## cpu
module cpu(clk, reset, s, load, in, out, N, V, Z, w);
    input clk, reset, s, load;
    input [15:0] in;
    output [15:0] out;
    output reg N, V, Z, w;
    parameter Swait = 4'b0000, Sdecode = 4'b0001, SgetA = 4'b0010, SgetB = 4'b0011, Swrite = 4'b0100, Srewrite = 4'b0101, Salu = 4'b0110, Sshift = 4'b0111, Sloadout = 4'b1000;
    wire [15:0] decoder_in;
    reg [1:0] op, shift;
    reg [15:0] sximm5, sximm8;
    reg [2:0] opcode, readnum, writenum;
    reg [3:0] state;
    reg [2:0] nsel;
    reg [1:0] vsel;
    reg loada, loadb, asel, bsel, loadc, loads, write;
    wire [2:0] Z_out;
    vDFFE #(16) Instruct_Reg(clk, load, in, decoder_in);
    always@(*) begin
        op = decoder_in[12:11];
        sximm5 = { {11{decoder_in[4]}}, decoder_in[4:0] };
        sximm8 = { {8{decoder_in[7]}}, decoder_in[7:0] };
        shift = decoder_in[4:3];
        opcode = decoder_in[15:13];
    end
    always@(*)begin
       case(nsel)
            3'b001: begin
                readnum = decoder_in[2:0];
                writenum = decoder_in[2:0];
            end  
            3'b010: begin
                readnum = decoder_in[7:5];
                writenum = decoder_in[7:5];
            end  
            3'b100: begin
                readnum = decoder_in[10:8];
                writenum = decoder_in[10:8];
            end  
            default: {readnum, writenum} = 3'b0;
        endcase 
    end
    reg [3:0] state_t;
    reg w_t;
    reg [2:0] nsel_t;
    reg [1:0] vsel_t;
    reg loada_t, loadb_t, asel_t, bsel_t, loadc_t, loads_t, write_t;
    always @(posedge clk) begin
        {state_t, w_t, nsel_t, vsel_t} = {state, w, nsel, vsel};
        {loada_t, loadb_t, asel_t, bsel_t, loadc_t, loads_t, write_t} = {loada, loadb, asel, bsel, loadc, loads, write};
  ...
Size: roughly 930 cells after synthesis, roughly 210 flip-flops, roughly 40 I/O pins, ~10000 µm² of cells after synthesis.
==> flow/config.mk <==
export PLATFORM = sky130hd
export DESIGN_NAME = cpu
export DESIGN_NICKNAME = cpu
export VERILOG_FILES = /design/flow/design.v
export SDC_FILE = /design/flow/constraint.sdc
export NUM_CORES = 4
export LEC_CHECK = 0
export CAP_MARGIN = 20
export CORE_ASPECT_RATIO = 0.61
export CORE_MARGIN = 2
export CORE_UTILIZATION = 72
export CTS_CLUSTER_DIAMETER = 288
export GPL_ROUTABILITY_DRIVEN = 1
export GPL_TIMING_DRIVEN = 1
export MAX_ROUTING_LAYER = met4
export MIN_ROUTING_LAYER = met1
export PLACE_DENSITY = 0.39
export SETUP_SLACK_MARGIN = -0.19
export SLEW_MARGIN = 20
export TNS_END_PERCENT = 25
==> flow/constraint.sdc <==
create_clock -name core_clock -period 3.71 [get_ports {clk}]
set_input_delay 0.7420 -clock core_clock [delete_from_list [all_inputs] [get_ports {clk}]]
set_output_delay 0.7420 -clock core_clock [all_outputs]
set_load 0.01 [all_outputs]
run.sh (not shown) runs the stock make flow with config.mk's settings and CLKGATE_MAP_FILE=.
The starting point finished but fails on negative setup slack.
Next try:
CORE_ASPECT_RATIO = not set   (was 0.61)
CORE_UTILIZATION = 67   (was 72)
CTS_CLUSTER_DIAMETER = not set   (was 288)
GPL_ROUTABILITY_DRIVEN = not set   (was 1)
GPL_TIMING_DRIVEN = not set   (was 1)
MAX_ROUTING_LAYER = not set   (was met4)
MIN_ROUTING_LAYER = not set   (was met1)
PLACE_DENSITY = not set   (was 0.39)
SETUP_SLACK_MARGIN = not set   (was -0.19)
TNS_END_PERCENT = not set   (was 25)
clock period = 5.13 ns   (was 3.71 ns; I/O delays follow)
After rerunning:
- With this change the flow completed without violations
- wire length drops by 21%
- count of clock-buffer cells in the layout drops by 1
- synthesized area does not change
- final area shrinks by 9.0%
- non-clock buffer count goes down by 115
- utilization shrinks by 13 points
- total power goes down by 32%
- first-iteration DRC count came out lower by 20%
- cell count decreases by 9.2%
- synthesized cell count stays the same
- via count went down by about 15%
Next try:
CORE_UTILIZATION = 69   (was 67)
CTS_CLUSTER_DIAMETER = 292   (was not set)
PLACE_DENSITY_LB_ADDON = 0.01   (was not set)
clock period = 3.01 ns   (was 5.13 ns; I/O delays follow)
Outcome: The new run produced a layout that fails on negative setup slack; final cell count climbs by about 10%; clock-buffer cell count goes down by 5; design area is higher by about 11%; sequential share of layout area fell by 5.5 points; wire length rises by 22%; critical path depth rose by 2; core utilization goes up by 12 points; sequential power increases by 70%; total power rose by about 80%; global-route usage went up by 6.5 points.
Next try:
CORE_UTILIZATION = 40   (was 69)
CTS_CLUSTER_DIAMETER = not set   (was 292)
PLACE_DENSITY_LB_ADDON = not set   (was 0.01)
clock period = 5.13 ns   (was 3.01 ns; I/O delays follow)
Result:
- With this change the flow ran to the end with no violations
- utilization goes down by 42 points
- critical path depth goes down by 3
- routed wire length goes down by about 14%
Next try:
ABC_AREA = 1   (was not set)
CORE_UTILIZATION = 72   (was 40)
PLACE_DENSITY_LB_ADDON = 0.19   (was not set)
TNS_END_PERCENT = 5   (was not set)
clock period = 3.13 ns   (was 5.13 ns; I/O delays follow)
After rerunning: This time the run completed, yet does not pass: negative setup slack; worst setup slack got worse by 1600 ps; final cell count grows by 2.9%; non-clock buffer count grows by 112.
Next try:
ABC_AREA = not set   (was 1)
CORE_UTILIZATION = 69   (was 72)
PLACE_DENSITY_LB_ADDON = not set   (was 0.19)
TNS_END_PERCENT = not set   (was 5)
clock period = 4.9 ns   (was 3.13 ns; I/O delays follow)
=>
- This time the run passed the timing, DRC and antenna checks
- clock power shrinks by well over a third
- design area came out lower by roughly a tenth
- cell count came out lower by about a fifth
- synthesized area rises by a few percent
- count of clock-buffer cells in the layout went down by 1
- global-route usage drops by 12 points
- total power goes down by well over a third
- register-to-register slack improved by 1500 ps
- wire length drops by a quarter to a third
- die size grows by a few percent


== alpha ==
Starting RTL as in the previous note.
==> flow/config.mk <==
export PLATFORM = sky130hd
export DESIGN_NAME = cpu
export DESIGN_NICKNAME = cpu
export VERILOG_FILES = /design/flow/design.v
export SDC_FILE = /design/flow/constraint.sdc
export NUM_CORES = 4
export LEC_CHECK = 0
export ABC_AREA = 1
export CAP_MARGIN = 20
export CORE_ASPECT_RATIO = 0.92
export CORE_MARGIN = 2
export CORE_UTILIZATION = 72
export CTS_CLUSTER_DIAMETER = 288
export GPL_ROUTABILITY_DRIVEN = 1
export GPL_TIMING_DRIVEN = 1
export MAX_ROUTING_LAYER = met4
export MIN_ROUTING_LAYER = met1
export PLACE_DENSITY = 0.38
export SETUP_SLACK_MARGIN = -0.19
export SLEW_MARGIN = 20
export TNS_END_PERCENT = 60
==> flow/constraint.sdc <==
create_clock -name core_clock -period 3.71 [get_ports {clk}]
set_input_delay 0.7420 -clock core_clock [delete_from_list [all_inputs] [get_ports {clk}]]
set_output_delay 0.7420 -clock core_clock [all_outputs]
set_load 0.01 [all_outputs]
Finished, but not clean: alpha, with negative setup slack.
## Diff of input files: beta against alpha
==> flow/config.mk <==
export PLATFORM = sky130hd
export DESIGN_NAME = cpu
export DESIGN_NICKNAME = cpu
export VERILOG_FILES = /design/flow/design.v
export SDC_FILE = /design/flow/constraint.sdc
export NUM_CORES = 4
export LEC_CHECK = 0
export ABC_AREA = 1
export CAP_MARGIN = 20
export CORE_MARGIN = 2
export CORE_UTILIZATION = 72
export CTS_CLUSTER_DIAMETER = 394
export PLACE_DENSITY = 0.39
export SLEW_MARGIN = 20
==> flow/constraint.sdc <==
create_clock -name core_clock -period 2.85 [get_ports {clk}]
set_input_delay 0.5700 -clock core_clock [delete_from_list [all_inputs] [get_ports {clk}]]
set_output_delay 0.5700 -clock core_clock [all_outputs]
set_load 0.01 [all_outputs]
[summary]
Complete run, failing final checks: beta, reason negative setup slack. Going from alpha to beta, the sequential power was found to have gone up by about 30%. Wire length of the first global-routing pass (higher): beta. Cmp beta and alpha / global-route usage over all layers / lower: alpha.
Setup changes, beta to gamma
--- a/flow/config.mk
+++ b/flow/config.mk
@@ -10,5 +10,6 @@
 export CORE_MARGIN = 2
 export CORE_UTILIZATION = 72
-export CTS_CLUSTER_DIAMETER = 394
-export PLACE_DENSITY = 0.39
+export CTS_CLUSTER_SIZE = 74
+export HOLD_SLACK_MARGIN = 0.29
+export PLACE_DENSITY_LB_ADDON = 0.26
 export SLEW_MARGIN = 20
==> flow/constraint.sdc <==
create_clock -name core_clock -period 4.45 [get_ports {clk}]
set_input_delay 0.8900 -clock core_clock [delete_from_list [all_inputs] [get_ports {clk}]]
set_output_delay 0.8900 -clock core_clock [all_outputs]
set_load 0.01 [all_outputs]
Notes after the runs:
- gamma: no failed stages, no open violations at the end
- beta → gamma: number of clock buffers in the layout rose about 28%; summed negative setup slack over all endpoints increased by 28.38 ns relative to the old numbers.
- Looking at shortest period the worst path allows across beta and gamma, the one that comes out higher is beta.
### gamma -> delta
--- a/flow/config.mk
+++ b/flow/config.mk
@@ -10,6 +10,7 @@
 export CORE_MARGIN = 2
 export CORE_UTILIZATION = 72
-export CTS_CLUSTER_SIZE = 74
-export HOLD_SLACK_MARGIN = 0.29
-export PLACE_DENSITY_LB_ADDON = 0.26
+export CTS_CLUSTER_DIAMETER = 292
+export CTS_CLUSTER_SIZE = 10
+export PLACE_DENSITY_LB_ADDON = 0.01
+export SETUP_SLACK_MARGIN = 0.17
 export SLEW_MARGIN = 20
==> flow/constraint.sdc <==
create_clock -name core_clock -period 3.01 [get_ports {clk}]
set_input_delay 0.6020 -clock core_clock [delete_from_list [all_inputs] [get_ports {clk}]]
set_output_delay 0.6020 -clock core_clock [all_outputs]
set_load 0.01 [all_outputs]
==> results <==
Every stage of delta finished as expected; the final checks, on the other hand, flagged negative setup slack, which means the layout fails.
Relative to gamma, the headroom to the max-slew limit of delta is lower by 17 points.
The run showing the smaller post-layout instance count excluding filler cells is gamma.
Compared delta vs gamma, and cell count along the critical path is up in delta.
Re part of the power in combinational logic: delta is 10 points up on gamma.
Looking at count of plain and timing-repair buffers across gamma and delta, the one that comes out lower is gamma.
Diff gamma and delta: synthesis-to-finish area growth higher in delta
Final area in delta is 1400 µm² above gamma.
Compare gamma and delta | buffering overhead lower: gamma
Taking gamma as 1.0, delta lands at 1.2 on wire length on met1.
No activity file was given, so power comes from the tool's default toggle rates.
